Setup of v9:
// ex2_1
module ex2_1 (
	      input 		 clk, rst, validi,
	      input [31:0] 	 data_in,
	      output logic 	 valido, 
	      output logic [31:0] data_out
	      );
make LEC_CHECK=0 CAP_MARGIN=35 CELL_PAD_IN_SITES_GLOBAL_PLACEMENT=2 CORE_MARGIN=9 CORE_UTILIZATION=49 CTS_CLUSTER_SIZE=27 GPL_ROUTABILITY_DRIVEN=0 GPL_TIMING_DRIVEN=0 HOLD_SLACK_MARGIN=0.02 PLACE_DENSITY=0.74 SLEW_MARGIN=15 finish   # period 12.0 ns
run.sh (not shown) runs the stock make flow with config.mk's settings and CLKGATE_MAP_FILE=.
Edits applied to the flow inputs when going from v9 to v1:
- removing CTS_CLUSTER_SIZE (formerly 27)
- removing PLACE_DENSITY (formerly 0.74)
- removing CELL_PAD_IN_SITES_GLOBAL_PLACEMENT (formerly 2)
- removing HOLD_SLACK_MARGIN (formerly 0.02)
- changing CORE_MARGIN from 9 to 2
- changing SLEW_MARGIN from 15 to 20
- removing GPL_ROUTABILITY_DRIVEN (formerly 0)
- removing GPL_TIMING_DRIVEN (formerly 0)
- changing CORE_UTILIZATION from 49 to 14
- changing CAP_MARGIN from 35 to 20
- changing the clock period (ns, I/O delays scaled along) from 12.0 to 13.6
- In v1, final worst slack is higher than in v9.
- Compared with v9, v1 shows stage delay of the slowest cell on the critical path lower by 0.03 ns.
- Die area | v1 > v9
- In the reports for v9 and v1, the smaller fraction of met2 tracks used by global routing belongs to v1.
- On v1: clock skew is 0.010 ns higher than what v9 gave.
- Delta(final standard cell count with taps included and fillers excluded, v1 - v9) > 0
[inputs] v50 vs v1
- TNS_END_PERCENT: unset -> 40
- CORE_UTILIZATION: 14 -> 55
- CTS_CLUSTER_SIZE: unset -> 100
- CTS_CLUSTER_DIAMETER: unset -> 394
- the clock period (ns, I/O delays scaled along): 13.6 -> 10.0
Findings:
Number of clock-tree buffers in the layout (lower): v1. Against v1, wire length per cell in v50 rose by more than a quarter. When v50 is measured against v1, its fraction of area in registers turns out 0.29 points higher. [compare] base=v1 new=v50: final critical-path share of the clock period has increased; worst setup slack has decreased. Delta (v50 minus v1): area added between synthesis and finish went down, met2 demand-to-capacity share in global routing went up, layout buffer count excluding clock buffers went up, wire length reported by the detailed router went down. From v50 to v1, fraction of the mapped netlist area in adder cells did not move at all.

* * *

run A:
ex2_1 again, from the RTL that the note above started with.
// ex2_1
module ex2_1 (
	      input 		 clk, rst, validi,
	      input [31:0] 	 data_in,
	      output logic 	 valido, 
	      output logic [31:0] data_out
	      );
clock: 10.0 ns
lec_check: 0
abc_area: 1
cap_margin: 0
core_margin: 2
core_utilization: 40
cts_cluster_size: 12
gpl_routability_driven: 0
hold_slack_margin: -0.01
slew_margin: 20
Run A: no failed stages, no open violations at the end
Setup changes, run A to run B
- CTS_CLUSTER_SIZE: 12 -> 100
- TNS_END_PERCENT: unset -> 40
- HOLD_SLACK_MARGIN: -0.01 -> 0.27
- ABC_AREA: 1 -> unset
- CORE_UTILIZATION: 40 -> 72
- GPL_ROUTABILITY_DRIVEN: 0 -> unset
- CAP_MARGIN: 0 -> 20
- CTS_CLUSTER_DIAMETER: unset -> 394
- Run B did not stop at any stage, and its layout met the timing, DRC and antenna checks.
- Taking run A as the reference, in run B largest fanout of any net on the critical path climbed 1, fraction of area in registers barely changed, final wirelength dropped about 4%, met1 track demand over resource climbed 24 points, design area climbed about 0.7%.
Edits applied to the flow inputs when going from run B to run C:
- a change of CORE_UTILIZATION from 72 to 40
- a deleted CTS_CLUSTER_DIAMETER that had been 394
- a deleted HOLD_SLACK_MARGIN that had been 0.27
- a deleted TNS_END_PERCENT that had been 40
- a deleted CTS_CLUSTER_SIZE that had been 100
- a change of the clock period (ns, I/O delays scaled along) from 10.0 to 17.0
[summary]
- Summary — share of the cycle needed by the critical path after routing, run C relative to run B: lower, by 21 points.
- Relative to run B, total global-route track usage has gone down in run C.
- Final weighted congestion of routability-driven global placement, run C vs run B: down by a little under 10%
- When run C is set beside run B, its global-route track usage on met1 turns out to be 26 points smaller.
- Run C — global routing usage on met2 28 points lower, run B as reference
- Per the comparison of run C with run B, number of gates given a new drive strength after cts lost 10; final core area utilization dropped 35 points.
> inputs changed (run C -> run D)
- CORE_UTILIZATION changed from 40 to 66
- the clock period (ns, I/O delays scaled along) changed from 17.0 to 13.6
[summary]
Run D ended with less area added between synthesis and finish than run C.
As far as insertion delay at the late pin of the worst-skew pair is concerned, run D and run C perform about the same.
Summary — critical-path maximum fanout, run D relative to run C: higher, by 31%.
Compared to run C, run D shows a narrower setup margin.
Between run C and run D, the area of the mapped netlist figures differ only marginally.

* * *

## north
Starting RTL as in the previous note.
Settings: LEC_CHECK=0, ABC_AREA=1, CAP_MARGIN=15, CORE_MARGIN=2, CORE_UTILIZATION=72, CTS_CLUSTER_DIAMETER=225, HOLD_SLACK_MARGIN=-0.09, PLACE_DENSITY=0.65, SLEW_MARGIN=20; clock period 7.69 ns.
The final report for north shows a completed flow and a layout that fails verification, specifically negative setup slack.
> inputs changed (north -> south)
# north
export LEC_CHECK = 0
export ABC_AREA = 1
export CAP_MARGIN = 15
export CORE_MARGIN = 2
export CORE_UTILIZATION = 72
export CTS_CLUSTER_DIAMETER = 225
export HOLD_SLACK_MARGIN = -0.09
export PLACE_DENSITY = 0.65
export SLEW_MARGIN = 20
create_clock -name core_clock -period 7.69 [get_ports {clk}]
# south
export LEC_CHECK = 0
export CAP_MARGIN = 20
export CORE_MARGIN = 2
export CORE_UTILIZATION = 62
export SLEW_MARGIN = 20
create_clock -name core_clock -period 12.9 [get_ports {clk}]
==> comparison <==
The flow did not stop early for south: all stages ran, and the layout cleared the timing, DRC and antenna checks. Taking north as the reference, in south post-CTS setup buffer count lost 72, least setup slack across all paths after layout picked up an extra 2.27 ns, die size picked up an extra 17%, height of the die picked up an extra about 8%. south against north: total global routing track utilization now smaller; combined area of all synthesized cells now larger; core utilization now smaller; final design area excluding fillers now smaller; sequential share of layout area now larger. | final weighted congestion in routability-driven placement | south vs north | 9.5% lower |. First element of the critical path: data_in[2] -> south, counter[30] -> north.
What east does differently from south at the input level:
# south
export LEC_CHECK = 0
export CAP_MARGIN = 20
export CORE_MARGIN = 2
export CORE_UTILIZATION = 62
export SLEW_MARGIN = 20
create_clock -name core_clock -period 12.9 [get_ports {clk}]
# east
export LEC_CHECK = 0
export CAP_MARGIN = 20
export CORE_MARGIN = 2
export CORE_UTILIZATION = 66
export MAX_ROUTING_LAYER = met4
export SLEW_MARGIN = 20
export TNS_END_PERCENT = 5
create_clock -name core_clock -period 8.94 [get_ports {clk}]
--- outcome ---
Status east: flow complete, layout not clean - negative setup slack
east vs south: die height down by a few percent
Diff south -> east | synthesis-to-layout area growth | increase of 6.9 points
Delta (east minus south): total die size fell about 6%, cell resize tally after clock tree synthesis saw an increase.
Total placed cells including tap cells grows by a few percent when moving from south to east.
The via count of east was inferior to that of south.
NOTE: total global routing track utilization in east exceeds that of south
Re clock-buffer cell count: east is 1 down on south.
Changes in west relative to east:
# east
export LEC_CHECK = 0
export CAP_MARGIN = 20
export CORE_MARGIN = 2
export CORE_UTILIZATION = 66
export MAX_ROUTING_LAYER = met4
export SLEW_MARGIN = 20
export TNS_END_PERCENT = 5
create_clock -name core_clock -period 8.94 [get_ports {clk}]
# west
export LEC_CHECK = 0
export CAP_MARGIN = 20
export CORE_MARGIN = 2
export CORE_UTILIZATION = 70
export CTS_CLUSTER_SIZE = 32
export MAX_ROUTING_LAYER = met4
export SLEW_MARGIN = 20
create_clock -name core_clock -period 8.69 [get_ports {clk}]
west: all stages done; final checks FAILED (negative setup slack). Going from east to west, ratio of routed vias to standard cells grew by a few percent. Relative to east, cell area after layout has gone up in west. Note that the floorplan die area recorded for east amounts to 1.06 times the value seen in west. Clock-buffer cell count (lower): east. Global-route usage up 3.9 points in west wrt east. The number of global-route vias before repair in west was higher than what east gave. When west is set beside east, its share of the cycle needed by the critical path after routing turns out to be 3.7 points larger. | worst-case hold slack | west vs east | ≈ equal |. Wire: west routes more than east.

* * *

Setup of yarrow:
The RTL this note starts from:
==> flow/design.v <==
module ex2_1 (
	      input 		 clk, rst, validi,
	      input [31:0] 	 data_in,
	      output logic 	 valido, 
	      output logic [31:0] data_out
	      );
   enum 			 {S0, S1, S2} state, next;
   logic [31:0]  		 a1, a2, a3;
   logic [31:0]			 counter;
   always_ff @(posedge clk or posedge rst) begin
      if (rst) begin
	 data_out <= 32'b0;
	 valido <= 1'b0;
	 state = S0;
	 counter = 0;
	 a1 = 0;
	 a2 = 0;
	 a3 = 0;
      end
      else begin
	 case (state)
	   S0: begin
	      if (validi) 
		  	begin
		  		a1 = data_in;
		  		a2 += data_in;
		  		a3 *= data_in;
		  		data_out <= a2;
		 		if(counter > 2 && (counter % 3 == 0)) 
					begin
	 	 				valido <= 1'b1;
		 			end
		 		next = S1;
		 		counter += 1;
		  	end
		  else 
		  	begin
		 		next = S0;
		 		counter = 0;
				valido <= 1'b0;
	      	end
	   end
	   S1: begin
	      if (validi) 
		  	begin
		 		a1 *= data_in;
		 		a2 = data_in;
		 		a3 += data_in;
		 		data_out <= a3;
		 		if(counter > 2 && (counter % 3 == 1)) 
					begin
	 	 				valido <= 1'b1;
		 			end
		 		next = S2;
		 		counter += 1;
			end	      
		  else 
		  	begin
				next = S0;
				counter = 0;
				valido <= 1'b0;
		  	end
	   end
	   S2: begin
	      if (validi) 
		  	begin
		 		a1 += data_in;
		 		a2 *= data_in;
		 		a3 = data_in;
		 		data_out <= a1;
		 		if(counter % 3 == 2) 
					begin
		 				valido <= 1'b1;
		  			end
	      		next = S0;
		  		counter += 1;
			end
		  else 
		  	begin
				next = S0;
		 		counter = 0;
				valido <= 1'b0;
			end
	   end
	 endcase
	 state = next;
      end
   end
endmodule
export LEC_CHECK = 0
export CAP_MARGIN = 20
export CELL_PAD_IN_SITES_GLOBAL_PLACEMENT = 0
export CORE_ASPECT_RATIO = 1.04
export CORE_MARGIN = 2
export CORE_UTILIZATION = 72
export CTS_CLUSTER_DIAMETER = 77
export HOLD_SLACK_MARGIN = -0.05
export MIN_ROUTING_LAYER = met1
export PLACE_DENSITY_LB_ADDON = 0.15
export SLEW_MARGIN = 20
export TNS_END_PERCENT = 85
create_clock -name core_clock -period 8.89 [get_ports {clk}]
Layout checks on yarrow: not met. Flow itself completed; violations: setup timing.
Here is what was changed in the inputs of ember compared with yarrow.
- removing MIN_ROUTING_LAYER (formerly met1)
- removing CELL_PAD_IN_SITES_GLOBAL_PLACEMENT (formerly 0)
- removing CORE_ASPECT_RATIO (formerly 1.04)
- removing TNS_END_PERCENT (formerly 85)
- changing CORE_UTILIZATION from 72 to 40
- removing HOLD_SLACK_MARGIN (formerly -0.05)
- removing PLACE_DENSITY_LB_ADDON (formerly 0.15)
- removing CTS_CLUSTER_DIAMETER (formerly 77)
- changing the clock period (ns, I/O delays scaled along) from 8.89 to 10.0
==> comparison <==
~same area fraction of clock buffers and clock inverters in ember and yarrow. The post-route cell area in ember sits 0.0026 mm² below the value recorded for yarrow. Summary of ember over yarrow: number of placed cells counting well taps went up; hold slack saw an increase; ratio of final minimum period to clock period moved down; maximum number of pins on one net before global-route repair shrank by 4; core utilization saw a decrease. As of ember, final wirelength had fallen by a few percent compared to yarrow. Compared with yarrow, global-route wire length before repair in ember increased slightly. Final worst-path setup slack on ember is ahead of yarrow. ember: all stages complete, timing, DRC and antenna checks passed.
#### Input delta (fjord over ember)
- a change of CORE_UTILIZATION from 40 to 55
- an added SETUP_SLACK_MARGIN of -1.0
- an added CTS_CLUSTER_DIAMETER of 394
- an added TNS_END_PERCENT of 100
- an added HOLD_SLACK_MARGIN of 0.23
- an added CTS_CLUSTER_SIZE of 100
- Final checks on fjord, whose flow otherwise completed, came back failing, citing setup timing.
- Final area improves in fjord relative to ember.
- A termination of the worst setup path of a1[31] is what ember shows, while a3[31] belongs to fjord.
- On headroom to the max-slew limit, the lower figure sits with ember, not fjord.
- Summary — horizontal die dimension, fjord relative to ember: lower, by 57 µm.
- First-pass GRT wire length essentially unchanged between ember and fjord.
- As far as total number of vias is concerned, fjord and ember perform about the same.
- Number of buffer and inverter stages on the critical path (fjord over ember): increase, 1
- fjord: critical path data arrival time is 0.72 ns higher than what ember reported.
[inputs] maple vs fjord
- an added MAX_ROUTING_LAYER of met4
- a change of CTS_CLUSTER_SIZE from 100 to 12
- an added CELL_PAD_IN_SITES_DETAIL_PLACEMENT of 2
- a change of TNS_END_PERCENT from 100 to 35
- a deleted CTS_CLUSTER_DIAMETER that had been 394
- a deleted SETUP_SLACK_MARGIN that had been -1.0
- an added GPL_ROUTABILITY_DRIVEN of 0
- a change of CAP_MARGIN from 20 to 0
- an added ABC_AREA of 1
- a change of HOLD_SLACK_MARGIN from 0.23 to -0.01
- a change of CORE_UTILIZATION from 55 to 40
==> comparison <==
- fjord: all stages done; final checks FAILED (setup timing).
- maple never completed, since it errored out during global routing.
- Going from fjord to maple, area after synthesis has decreased, total cell area reported by yosys after synthesis down 0.67%, number of rows created at floorplan +21, die size has increased.
Relative to maple, the following input files were edited for raven:
- clearing HOLD_SLACK_MARGIN, which used to be -0.01
- clearing TNS_END_PERCENT, which used to be 35
- clearing MAX_ROUTING_LAYER, which used to be met4
- swapping 0 for 20 in CAP_MARGIN
- clearing CELL_PAD_IN_SITES_DETAIL_PLACEMENT, which used to be 2
- clearing GPL_ROUTABILITY_DRIVEN, which used to be 0
- clearing CTS_CLUSTER_SIZE, which used to be 12
- clearing ABC_AREA, which used to be 1
- swapping 10.0 for 9.8 in the clock period (ns, I/O delays scaled along)
- In the tables for raven and maple, cell area reported after detailed placement reads lower with maple.
- raven reports a lower post-CTS repair timing setup buffer count than maple does.
- As far as number of clock buffers inserted by TritonCTS is concerned, maple and raven perform about the same.
- raven against maple: number of cells in the design after placement went down 483; yosys-reported design area after synthesis went up 0.67%; mean area per synthesized cell went up 0.69 µm².
- Synthesized cell count, raven and maple: higher on maple
- Measured against each other, raven and maple differ in adder-cell share of the synthesized area, the higher figure coming from maple.
- [compare] base=maple new=raven: post-synthesis cell area went up 0.67%; die area now larger; initial cell density of the core rose 0.17 points.
- raven: PASS, flow complete, no timing, DRC or antenna violations

* * *

RTL: the design.v shown in full above, as it stands there.
Settings: LEC_CHECK=0, CAP_MARGIN=20, CORE_MARGIN=2, CORE_UTILIZATION=34, SLEW_MARGIN=20; clock period 9.8 ns.
==> next run, changes <==
--- a/flow/config.mk
+++ b/flow/config.mk
@@ -7,5 +7,8 @@
 export LEC_CHECK = 0
+export ABC_AREA = 1
 export CAP_MARGIN = 20
 export CORE_MARGIN = 2
-export CORE_UTILIZATION = 34
+export CORE_UTILIZATION = 40
+export CTS_CLUSTER_SIZE = 99
+export GPL_ROUTABILITY_DRIVEN = 0
 export SLEW_MARGIN = 20
==> flow/constraint.sdc (replaced) <==
create_clock -name core_clock -period 10.0 [get_ports {clk}]
set_input_delay 2.0000 -clock core_clock [delete_from_list [all_inputs] [get_ports {clk}]]
set_output_delay 2.0000 -clock core_clock [all_outputs]
set_load 0.01 [all_outputs]
Result:
- The new run passed the timing, DRC and antenna checks
- non-clock buffer count goes down by 214
- first-iteration DRC count goes down by 3.8%
- worst hold slack hardly moves
- design area goes down by 4.5%
- routed wire length goes down by 1.3%
==> next run, changes <==
--- a/flow/config.mk
+++ b/flow/config.mk
@@ -7,8 +7,10 @@
 export LEC_CHECK = 0
-export ABC_AREA = 1
 export CAP_MARGIN = 20
+export CORE_ASPECT_RATIO = 0.5
 export CORE_MARGIN = 2
-export CORE_UTILIZATION = 40
-export CTS_CLUSTER_SIZE = 99
+export CORE_UTILIZATION = 55
+export CTS_CLUSTER_DIAMETER = 394
+export CTS_CLUSTER_SIZE = 100
 export GPL_ROUTABILITY_DRIVEN = 0
 export SLEW_MARGIN = 20
+export TNS_END_PERCENT = 40
Outcome: Final cell count went down by 11%. Die size goes down by 26%. Via count barely changes. Setup slack got worse by 0.32 ns.
